// comm_top
module comm_top(
  input wire sys_clk,
  input wire sys_clk_rst,
  input wire rst,
  input wire bit_in, 
  output wire bit_out, 
  output wire [7:0] data_trans, 
  output wire [7:0] data_recev 
);
clock: 2.33 ns
lec_check: 0
abc_area: 1
cap_margin: 20
core_aspect_ratio: 1.35
core_margin: 2
core_utilization: 72
cts_cluster_diameter: 400
cts_cluster_size: 98
hold_slack_margin: 0.29
setup_slack_margin: -0.23
slew_margin: 20
tns_end_percent: 15
run.sh (not shown) runs the stock make flow with config.mk's settings and CLKGATE_MAP_FILE=.
The first run finished but failed the layout checks on negative setup slack.
Then changed:
- ABC_AREA: 1 -> not set
- CORE_ASPECT_RATIO: 1.35 -> not set
- CORE_UTILIZATION: 72 -> 32
- CTS_CLUSTER_DIAMETER: 400 -> not set
- CTS_CLUSTER_SIZE: 98 -> not set
- HOLD_SLACK_MARGIN: 0.29 -> not set
- SETUP_SLACK_MARGIN: -0.23 -> not set
- TNS_END_PERCENT: 15 -> not set
- clock period: 2.33 -> 4.2 ns (I/O delays scaled with it)
This time the run produced a clean layout.
Power fell by 41%.
Utilization fell by 53 points.
Cell area fell by 10%.
Routed wire length fell by 34%.
Worst setup slack is better by 1.2 ns.
Clock skew stays flat.
Then changed:
- CORE_UTILIZATION: 32 -> 40
- clock period: 4.2 -> 10.0 ns (I/O delays scaled with it)
Outcome:
- The new run produced a clean layout
- via count is about the same
- global-route usage goes up by 2.8 points
- utilization goes up by 8.2 points
- routed wire length goes up by 0.55%
- power goes down by 60%
- critical path depth goes down by 2
- clock power goes down by 62%
- die size goes down by 20%
- final area goes down by 2.3%
Then changed:
- CTS_CLUSTER_DIAMETER: not set -> 392
- CTS_CLUSTER_SIZE: not set -> 98
- PLACE_DENSITY: not set -> 0.88
=> Via count rose by a few percent; die size stays the same; register-to-register slack gets better by 0.08 ns; design area rises slightly.

========
Starting RTL as in the previous note.
Settings: LEC_CHECK=0, ABC_AREA=1, CAP_MARGIN=20, CORE_MARGIN=2, CORE_UTILIZATION=70, CTS_CLUSTER_DIAMETER=37, CTS_CLUSTER_SIZE=15, MAX_ROUTING_LAYER=met4, PLACE_DENSITY_LB_ADDON=0.2, SETUP_SLACK_MARGIN=1.96, SLEW_MARGIN=20; clock period 6.64 ns.
Then changed:
--- a/flow/config.mk
+++ b/flow/config.mk
@@ -11,7 +11,4 @@
 export CORE_UTILIZATION = 70
-export CTS_CLUSTER_DIAMETER = 37
-export CTS_CLUSTER_SIZE = 15
-export MAX_ROUTING_LAYER = met4
-export PLACE_DENSITY_LB_ADDON = 0.2
-export SETUP_SLACK_MARGIN = 1.96
+export CTS_CLUSTER_DIAMETER = 277
+export CTS_CLUSTER_SIZE = 37
 export SLEW_MARGIN = 20
==> flow/constraint.sdc (replaced) <==
create_clock -name core_clock -period 2.51 [get_ports {sys_clk}]
set_input_delay 0.5020 -clock core_clock [delete_from_list [all_inputs] [get_ports {sys_clk}]]
set_output_delay 0.5020 -clock core_clock [all_outputs]
set_load 0.01 [all_outputs]
=> The new run ran to the end with violations: setup timing. Clock-buffer cell count drops by 3. Final cell count climbs by about 8%. Clock skew hardly moves.
Then changed:
--- a/flow/config.mk
+++ b/flow/config.mk
@@ -8,7 +8,8 @@
 export ABC_AREA = 1
-export CAP_MARGIN = 20
+export CAP_MARGIN = 0
 export CORE_MARGIN = 2
-export CORE_UTILIZATION = 70
+export CORE_UTILIZATION = 72
 export CTS_CLUSTER_DIAMETER = 277
 export CTS_CLUSTER_SIZE = 37
+export SETUP_SLACK_MARGIN = 0.42
 export SLEW_MARGIN = 20
Result: The new run reached the layout checks and failed them: setup timing; first-iteration DRC count rises by about 90%; synthesized area does not change; flip-flop count is unchanged; die size went down by about 2.7%; routed wire length came out higher by about 33%; worst hold slack loses 0.0077 ns; critical path depth drops by 1; worst setup slack gets worse by 0.18 ns; final cell count came out higher by about 2.2%; cell area grows by 3.6%; clock power fell by about 3%.
Then changed:
--- a/flow/config.mk
+++ b/flow/config.mk
@@ -8,8 +8,7 @@
 export ABC_AREA = 1
-export CAP_MARGIN = 0
+export CAP_MARGIN = 20
 export CORE_MARGIN = 2
 export CORE_UTILIZATION = 72
-export CTS_CLUSTER_DIAMETER = 277
-export CTS_CLUSTER_SIZE = 37
-export SETUP_SLACK_MARGIN = 0.42
+export CTS_CLUSTER_DIAMETER = 400
+export CTS_CLUSTER_SIZE = 98
 export SLEW_MARGIN = 20
==> flow/constraint.sdc (replaced) <==
create_clock -name core_clock -period 2.66 [get_ports {sys_clk}]
set_input_delay 0.5320 -clock core_clock [delete_from_list [all_inputs] [get_ports {sys_clk}]]
set_output_delay 0.5320 -clock core_clock [all_outputs]
set_load 0.01 [all_outputs]
Outcome: The new run completed and failed the layout checks on setup timing. Cell count falls by 2.5%. Sequential share of layout area went up by 1.7 points. Sequential power decreases by about 6%. Die size does not change. Clock-buffer cell count goes up by 2. Combinational power drops by 23%. Routed wire length goes down by 25%. Sequential cell count does not change. Via count fell by 13%. Area after synthesis stays the same.
Power is estimated from default activity; no workload was simulated.
